## wip/tundra
Design mac_unit, start of the top module:
module mac_unit(input clk,en,clr,
                input [15:0]a,b,
                output [39:0]c);
For scale: ~2300 cells after synthesis, roughly 170 flip-flops, ~75 I/O pins, roughly 17000 µm² of cells after synthesis.
==> flow/config.mk <==
export PLATFORM = sky130hd
export DESIGN_NAME = mac_unit
export DESIGN_NICKNAME = mac_unit
export VERILOG_FILES = /design/flow/design.v
export SDC_FILE = /design/flow/constraint.sdc
export NUM_CORES = 4
export LEC_CHECK = 0
export ABC_AREA = 1
export CAP_MARGIN = 40
export CORE_MARGIN = 2
export CORE_UTILIZATION = 72
export CTS_CLUSTER_DIAMETER = 218
export CTS_CLUSTER_SIZE = 79
export GPL_ROUTABILITY_DRIVEN = 0
export HOLD_SLACK_MARGIN = 0.29
export PLACE_DENSITY_LB_ADDON = 0.08
export SETUP_SLACK_MARGIN = -1.13
export SLEW_MARGIN = 40
==> flow/constraint.sdc <==
create_clock -name core_clock -period 11.7 [get_ports {clk}]
set_input_delay 2.3400 -clock core_clock [delete_from_list [all_inputs] [get_ports {clk}]]
set_output_delay 2.3400 -clock core_clock [all_outputs]
set_load 0.01 [all_outputs]
run.sh (not shown) runs the stock make flow with config.mk's settings and CLKGATE_MAP_FILE=.
wip/tundra finished all stages; layout check result: FAIL, due to setup timing.
diff inputs: wip/tundra => wip/ember
==> flow/config.mk <==
export PLATFORM = sky130hd
export DESIGN_NAME = mac_unit
export DESIGN_NICKNAME = mac_unit
export VERILOG_FILES = /design/flow/design.v
export SDC_FILE = /design/flow/constraint.sdc
export NUM_CORES = 4
export LEC_CHECK = 0
export ABC_AREA = 1
export CAP_MARGIN = 0
export CORE_ASPECT_RATIO = 0.92
export CORE_MARGIN = 2
export CORE_UTILIZATION = 72
export CTS_CLUSTER_DIAMETER = 260
export HOLD_SLACK_MARGIN = 0.29
export PLACE_DENSITY = 0.66
export SETUP_SLACK_MARGIN = -0.65
export SLEW_MARGIN = 40
==> flow/constraint.sdc <==
create_clock -name core_clock -period 11.4 [get_ports {clk}]
set_input_delay 2.2800 -clock core_clock [delete_from_list [all_inputs] [get_ports {clk}]]
set_output_delay 2.2800 -clock core_clock [all_outputs]
set_load 0.01 [all_outputs]
Notes after the runs:
The final report for wip/ember shows a completed flow and a layout that fails verification, specifically setup timing. The final worst slack in wip/ember sits 0.33 ns below the value recorded for wip/tundra. Summary of wip/ember over wip/tundra: clock period minus final worst setup slack higher, maximum clock rate roughly the same, count of non-CTS buffers in the layout higher. From wip/tundra to wip/ember the numbers moved as follows: detailed-route vias per instance went up, actual slew at the worst max-slew pin went up, total vias in the final route went up.
Inputs modified between wip/ember and wip/zinc:
--- a/flow/config.mk
+++ b/flow/config.mk
@@ -9,3 +9,3 @@
 export CAP_MARGIN = 0
-export CORE_ASPECT_RATIO = 0.92
+export CORE_ASPECT_RATIO = 0.93
 export CORE_MARGIN = 2
@@ -13,5 +13,5 @@
 export CTS_CLUSTER_DIAMETER = 260
-export HOLD_SLACK_MARGIN = 0.29
+export HOLD_SLACK_MARGIN = -0.09
 export PLACE_DENSITY = 0.66
-export SETUP_SLACK_MARGIN = -0.65
-export SLEW_MARGIN = 40
+export SETUP_SLACK_MARGIN = 2.23
+export SLEW_MARGIN = 20
### Flow results
Nothing crashed in wip/zinc and all stages finished; the problem is that the final layout failed, the offending checks being setup timing.
On number of placed instances with taps included, wip/ember and wip/zinc are neck and neck.
Relative to wip/ember, vertical extent of the die increased by about 0.5% in wip/zinc.
Design area: wip/zinc vs wip/ember up about 2.5%
On number of non-clock buffers, the higher figure sits with wip/zinc, not wip/ember.
Relative to wip/zinc, the following input files were edited for wip/lagoon:
==> flow/config.mk <==
export PLATFORM = sky130hd
export DESIGN_NAME = mac_unit
export DESIGN_NICKNAME = mac_unit
export VERILOG_FILES = /design/flow/design.v
export SDC_FILE = /design/flow/constraint.sdc
export NUM_CORES = 4
export LEC_CHECK = 0
export CAP_MARGIN = 20
export CORE_MARGIN = 2
export CORE_UTILIZATION = 40
export SLEW_MARGIN = 20
==> flow/constraint.sdc <==
create_clock -name core_clock -period 9.88 [get_ports {clk}]
set_input_delay 1.9760 -clock core_clock [delete_from_list [all_inputs] [get_ports {clk}]]
set_output_delay 1.9760 -clock core_clock [all_outputs]
set_load 0.01 [all_outputs]
==> results <==
Looking at post-route fraction of the period consumed by the critical path, wip/lagoon sits 15 points above wip/zinc.
The run showing the smaller number of nets in the layout is wip/lagoon.
A standard cell with the maximum stage delay on the critical path of fa_1 is what wip/zinc shows, while fa_2 belongs to wip/lagoon.
Completing all stages was not enough for wip/lagoon: its layout failed the final checks because of setup timing.
Iteration-0 DRC count of the detailed router for wip/lagoon is lower than for wip/zinc.
Synthesized cell count for wip/lagoon: about 30% down relative to wip/zinc
--- input diff wip/lagoon..wip/xenon ---
--- a/flow/config.mk
+++ b/flow/config.mk
@@ -7,5 +7,7 @@
 export LEC_CHECK = 0
+export ABC_AREA = 1
 export CAP_MARGIN = 20
 export CORE_MARGIN = 2
-export CORE_UTILIZATION = 40
+export CORE_UTILIZATION = 70
+export SETUP_SLACK_MARGIN = 2.37
 export SLEW_MARGIN = 20
==> flow/constraint.sdc <==
create_clock -name core_clock -period 13.6 [get_ports {clk}]
set_input_delay 2.7200 -clock core_clock [delete_from_list [all_inputs] [get_ports {clk}]]
set_output_delay 2.7200 -clock core_clock [all_outputs]
set_load 0.01 [all_outputs]
## What came out
wip/lagoon: complete, dirty (setup timing)
wip/xenon went all the way through the flow, and no timing, DRC or antenna check failed.
wip/xenon vs wip/lagoon — relative area change from synthesis to final layout dropped 7.4 points.
[inputs] wip/yarrow vs wip/xenon
--- a/flow/config.mk
+++ b/flow/config.mk
@@ -10,4 +10,4 @@
 export CORE_MARGIN = 2
-export CORE_UTILIZATION = 70
-export SETUP_SLACK_MARGIN = 2.37
+export CORE_UTILIZATION = 68
+export CTS_CLUSTER_DIAMETER = 218
 export SLEW_MARGIN = 20
==> flow/constraint.sdc <==
create_clock -name core_clock -period 11.7 [get_ports {clk}]
set_input_delay 2.3400 -clock core_clock [delete_from_list [all_inputs] [get_ports {clk}]]
set_output_delay 2.3400 -clock core_clock [all_outputs]
set_load 0.01 [all_outputs]
--- outcome ---
- Layout checks on wip/yarrow: not met. Flow itself completed; violations: setup timing.
- Delta (wip/yarrow minus wip/xenon): wire length of the first global-routing pass rose 580 µm; via count about even; die outline height rose 1.4%; multi-input logic area fell 0.34%; final cell count rose 27.

Starting RTL as in the previous note.
clock: 9.96 ns
lec_check: 0
cap_margin: 20
core_margin: 2
core_utilization: 68
cts_cluster_size: 86
setup_slack_margin: 0.22
slew_margin: 20
The first run reached the layout checks and failed them: setup timing.
==> next run, changes <==
ABC_AREA = 1   (was default)
CORE_UTILIZATION = 70   (was 68)
CTS_CLUSTER_SIZE = default   (was 86)
SETUP_SLACK_MARGIN = 1.8   (was 0.22)
clock period = 13.9 ns   (was 9.96 ns; I/O delays follow)
Effect: This time the run finished clean; count of clock-buffer cells in the layout is unchanged; routed wire length increases by 20%; sequential share of layout area decreases by 0.81 points; design area increases by 4.9%; die size increases by 7.0%; worst setup slack improves by 3.7 ns; via count increases by 25%; core utilization decreases by 2.0 points; synthesized cell count increases by 44%.

Starting RTL as in the previous note.
Settings: LEC_CHECK=0, ABC_AREA=1, CAP_MARGIN=5, CELL_PAD_IN_SITES_DETAIL_PLACEMENT=1, CELL_PAD_IN_SITES_GLOBAL_PLACEMENT=1, CORE_ASPECT_RATIO=0.5, CORE_MARGIN=2, CORE_UTILIZATION=27, CTS_CLUSTER_DIAMETER=360, CTS_CLUSTER_SIZE=34, GPL_ROUTABILITY_DRIVEN=1, HOLD_SLACK_MARGIN=0.19, MAX_ROUTING_LAYER=met4, PLACE_DENSITY=0.63, SLEW_MARGIN=5; clock period 7.58 ns.
The starting point produced a layout that fails on setup timing.
Edit:
CORE_MARGIN = 7   (was 2)
GPL_TIMING_DRIVEN = 0   (was unset)
HOLD_SLACK_MARGIN = unset   (was 0.19)
MIN_ROUTING_LAYER = met2   (was unset)
SLEW_MARGIN = 20   (was 5)
clock period = 15.7 ns   (was 7.58 ns; I/O delays follow)
- Now the flow finished clean
- design area is lower by 8.5%
- wire length came out higher by 0.44%
- core utilization shrinks by 2.9 points
Edit:
ABC_AREA = unset   (was 1)
CELL_PAD_IN_SITES_DETAIL_PLACEMENT = unset   (was 1)
CELL_PAD_IN_SITES_GLOBAL_PLACEMENT = unset   (was 1)
CORE_ASPECT_RATIO = 1.05   (was 0.5)
CORE_MARGIN = 2   (was 7)
CORE_UTILIZATION = 44   (was 27)
CTS_CLUSTER_DIAMETER = unset   (was 360)
CTS_CLUSTER_SIZE = 98   (was 34)
MAX_ROUTING_LAYER = unset   (was met4)
MIN_ROUTING_LAYER = unset   (was met2)
PLACE_DENSITY = unset   (was 0.63)
SLEW_MARGIN = 40   (was 20)
clock period = 13.5 ns   (was 15.7 ns; I/O delays follow)
The changed run passed the timing, DRC and antenna checks; routed wire length fell by a quarter to a third; final area fell by a little under a tenth; global-route usage fell by 4.2 points.

Setup of run 1:
Starting RTL as in the previous note.
make LEC_CHECK=0 ABC_AREA=1 CAP_MARGIN=5 CELL_PAD_IN_SITES_DETAIL_PLACEMENT=1 CELL_PAD_IN_SITES_GLOBAL_PLACEMENT=1 CORE_ASPECT_RATIO=0.5 CORE_MARGIN=7 CORE_UTILIZATION=70 CTS_CLUSTER_DIAMETER=360 CTS_CLUSTER_SIZE=34 GPL_ROUTABILITY_DRIVEN=1 GPL_TIMING_DRIVEN=0 MAX_ROUTING_LAYER=met4 MIN_ROUTING_LAYER=met2 PLACE_DENSITY=0.63 SLEW_MARGIN=20 TNS_END_PERCENT=40 finish   # period 10.6 ns
Run 1 failed in 3_1_place_gp_skip_io with GPL-0301.
Input changes introduced in run 2 (baseline for comparison: run 1):
Settings: CORE_ASPECT_RATIO: 0.5 -> unset; CTS_CLUSTER_DIAMETER: 360 -> unset; TNS_END_PERCENT: 40 -> unset; MIN_ROUTING_LAYER: met2 -> unset; SETUP_SLACK_MARGIN: unset -> -0.46; CORE_MARGIN: 7 -> 2; CORE_UTILIZATION: 70 -> 27; GPL_TIMING_DRIVEN: 0 -> unset; GPL_ROUTABILITY_DRIVEN: 1 -> 0; CAP_MARGIN: 5 -> 25; the clock period (ns, I/O delays scaled along): 10.6 -> 7.58.
--- outcome ---
Run 1 did not finish; a tool error ended it in 3_1_place_gp_skip_io. The layout from run 2, despite a flow that completed every stage, fails the layout checks, with the failing checks listed as negative setup slack. Area of the chip, run 2 and run 1, lower one = run 1. Between run 2 and run 1, it is run 2 whose height of the die is higher, by about 100%. Diff run 2 and run 1: width of the chip higher in run 2. In terms of synthesized area, run 2 and run 1 differ only marginally. As far as synthesized chip area reported by yosys goes, run 1 and run 2 are indistinguishable; the numbers are identical. Changes observed in run 2 relative to run 1: core footprint now larger; xor and xnor area share after synthesis held. Going from run 1 to run 2, placement row count grows by 52. Proportion of synthesized flip-flops having asynchronous set or reset: run 2 vs run 1 — no meaningful difference.
Inputs modified between run 2 and run 3:
Settings: CTS_CLUSTER_SIZE: 34 -> unset; CELL_PAD_IN_SITES_DETAIL_PLACEMENT: 1 -> unset; MAX_ROUTING_LAYER: met4 -> unset; CORE_UTILIZATION: 27 -> 72; CAP_MARGIN: 25 -> 20; SETUP_SLACK_MARGIN: -0.46 -> unset; GPL_ROUTABILITY_DRIVEN: 0 -> unset; PLACE_DENSITY: 0.63 -> unset; CELL_PAD_IN_SITES_GLOBAL_PLACEMENT: 1 -> unset; ABC_AREA: 1 -> unset; the clock period (ns, I/O delays scaled along): 7.58 -> 9.89.
==> results <==
- The final report for run 3 shows a completed flow and a layout that fails verification, specifically negative setup slack.
- Multi-input gate area in the final layout shrinks by a few percent when moving from run 2 to run 3.
- Overall routed net length (run 3 over run 2): decrease, 9800 um
- In the flow results for run 3 and run 2, the combinational share of cell area is smaller on run 2.
- Lower count of multi-input gates goes to run 3 over run 2.
- Die boundary height was lower in the run labelled run 3.
- Between run 2 and run 3, post-route minimum period decreased.
Inputs modified between run 3 and run 4:
Settings: ABC_AREA now 1, previously not set; CTS_CLUSTER_SIZE now 79, previously not set; CTS_CLUSTER_DIAMETER now 218, previously not set; PLACE_DENSITY_LB_ADDON now 0.08, previously not set; the clock period (ns, I/O delays scaled along) now 11.7, was 9.89.
Run 4: flow complete, layout not clean; failing: negative setup slack
Relative to run 3, the area of the mapped netlist measured on run 4 has increased by more than 10%.
Proportion of cell area spent on the clock network for run 4: 0.38 points down relative to run 3
Compared to run 3, run 4 shows a wider setup margin.
Compared with run 3, run 4 shows wire length of the first global-routing pass that has gone up by more than a quarter.
Buffer count from post-CTS setup fixing (higher): run 3
Max fill cell total of the finished layout across run 4 and run 3: run 4
Compared with run 3, in run 4 layout-stage area growth over the synthesis result fell 4.7 points, routed wire length rose 27%, simple-gate share of the synthesized area rose 2.7 points.
The critical path depth in run 4 sits 5 above the value recorded for run 3.
[inputs] run 5 vs run 4
Settings: clearing PLACE_DENSITY_LB_ADDON, which used to be 0.08; clearing CTS_CLUSTER_DIAMETER, which used to be 218; swapping 72 for 37 in CORE_UTILIZATION; clearing CTS_CLUSTER_SIZE, which used to be 79; clearing ABC_AREA, which used to be 1; swapping 11.7 for 13.5 in the clock period (ns, I/O delays scaled along).
==> results <==
- Per the final summary, run 5 finished and its layout is clean on timing, DRC and antenna.
- Layout-stage area growth over the synthesis result is lower on run 5
- Run 5 ends up with a final cell count that is about 17% lower than in run 4.
- Routed wire in run 5 totals less than in run 4.
- Vias: run 5 fewer than run 4
Input changes introduced in run 6 (baseline for comparison: run 5):
Settings: putting CTS_CLUSTER_SIZE at 100 where nothing was set; swapping 20 for 35 in CAP_MARGIN; putting ABC_AREA at 1 where nothing was set; putting CORE_ASPECT_RATIO at 1.49 where nothing was set; putting CTS_CLUSTER_DIAMETER at 310 where nothing was set; swapping 37 for 59 in CORE_UTILIZATION.
## What came out
- Run 6 ends up with a placed cell count that is 23% higher than in run 5.
- Cell area: run 6 and run 5 compared, higher one is run 6
- Going from run 5 to run 6, met3 global-route usage grows by 1.8 points.
- On global-route usage, the lower figure sits with run 5, not run 6.
- Going from run 5 to run 6, area share of and/or/nand/nor cells after synthesis grows by 2.7 points.
- Run 6 vs run 5: routed wire length up in run 6
- The fraction of the core area occupied by cells at floorplan number comes out lower for run 5 vs run 6.
- Run 6: core utilization is 24 points higher than what run 5 reported.
- Diff run 5 -> run 6 | upper clock frequency limit | down slightly
- Run 6 — register-to-register setup slack 0.09 ns lower, run 5 as reference

## v14
Starting RTL as in the previous note.
clock: 13.5 ns
lec_check: 0
cap_margin: 35
core_aspect_ratio: 0.93
core_margin: 8
core_utilization: 61
cts_cluster_diameter: 310
cts_cluster_size: 98
gpl_routability_driven: 0
hold_slack_margin: 0.28
place_density: 0.41
setup_slack_margin: 0.01
slew_margin: 5
tns_end_percent: 5
No stage failed in v14, and the final checks on the layout all came back clean.
### v14 -> v25
- removing PLACE_DENSITY (formerly 0.41)
- setting CELL_PAD_IN_SITES_GLOBAL_PLACEMENT to 3 for the first time
- removing SETUP_SLACK_MARGIN (formerly 0.01)
- changing HOLD_SLACK_MARGIN from 0.28 to 0.23
- setting PLACE_DENSITY_LB_ADDON to 0.16 for the first time
- changing SLEW_MARGIN from 5 to 35
- setting CELL_PAD_IN_SITES_DETAIL_PLACEMENT to 2 for the first time
- setting ABC_AREA to 1 for the first time
- changing CTS_CLUSTER_SIZE from 98 to 78
- changing CAP_MARGIN from 35 to 20
- changing CORE_MARGIN from 8 to 6
- changing TNS_END_PERCENT from 5 to 40
- removing CTS_CLUSTER_DIAMETER (formerly 310)
- changing CORE_UTILIZATION from 61 to 17
- changing CORE_ASPECT_RATIO from 0.93 to 0.65
- setting GPL_TIMING_DRIVEN to 1 for the first time
[summary]
v25 — depth of the worst register-to-register path 7 higher, v14 as reference
In the tables for v14 and v25, total global routing track utilization reads higher with v14.
Re core utilization at floorplan: v14 and v25 aren't equal, and the higher value belongs to v14.
The die used by v25 is larger than the one used by v14.
Sort v14 and v25 by number of buffers outside the clock class in the layout desc -> top: v25
STATUS run=v25 STAGES=ALL_DONE FINAL_CHECKS=FAILED CAUSE=setup timing
v14: flow completed, timing, DRC and antenna clean
v14 → v25: number of standard cells in the layout, taps in and fillers out went up; largest fanout on the critical path went up 1; fraction of registers with async set or reset after synthesis neither gained nor lost much; multi-input combinational cell count has increased.
What v10 does differently from v25 at the input level:
- removing HOLD_SLACK_MARGIN (formerly 0.23)
- removing TNS_END_PERCENT (formerly 40)
- changing CORE_MARGIN from 6 to 2
- removing GPL_TIMING_DRIVEN (formerly 1)
- removing CELL_PAD_IN_SITES_DETAIL_PLACEMENT (formerly 2)
- removing PLACE_DENSITY_LB_ADDON (formerly 0.16)
- changing CORE_ASPECT_RATIO from 0.65 to 1.05
- changing SLEW_MARGIN from 35 to 30
- removing ABC_AREA (formerly 1)
- removing CTS_CLUSTER_SIZE (formerly 78)
- removing GPL_ROUTABILITY_DRIVEN (formerly 0)
- removing CELL_PAD_IN_SITES_GLOBAL_PLACEMENT (formerly 3)
- changing CAP_MARGIN from 20 to 5
- changing CORE_UTILIZATION from 17 to 44
Per the final summary, v10 finished and its layout is clean on timing, DRC and antenna.
Max final critical-path share of the clock period across v25 and v10: v25
Looking at utilization, v10 sits 30 points higher than v25 does.
Aggregate routed wire length on v10 is ahead of v25.
Fmax | v10 vs v25 | v10 faster
Of v25 and v10, v25 shows the higher die width, with v10 below it.
> inputs changed (v10 -> v49)
- CORE_ASPECT_RATIO no longer set, was 1.05
- CELL_PAD_IN_SITES_DETAIL_PLACEMENT now 2, previously not set
- ABC_AREA now 1, previously not set
- SLEW_MARGIN now 35, was 30
- CAP_MARGIN now 20, was 5
- CORE_MARGIN now 6, was 2
- CORE_UTILIZATION now 17, was 44
- CTS_CLUSTER_SIZE now 41, previously not set
- GPL_TIMING_DRIVEN now 1, previously not set
- PLACE_DENSITY_LB_ADDON now 0.16, previously not set
- HOLD_SLACK_MARGIN now 0.23, previously not set
- CELL_PAD_IN_SITES_GLOBAL_PLACEMENT now 3, previously not set
- GPL_ROUTABILITY_DRIVEN now 0, previously not set
Initial DRC count: v49 vs v10 down 181
Compared with v10, v49 shows a post-route fraction of the period consumed by the critical path that is 3.0 points higher.
In v49, number of logic gates is higher than in v10.
FAIL: v49; every other run in v49 and v10 is clean
The setup slack of v49 is smaller than that of v10.
Per the comparison of v49 with v10, post-synthesis instance total went up, longest individual stage delay on the worst path lost 20 ps, die area went up by about 200%.
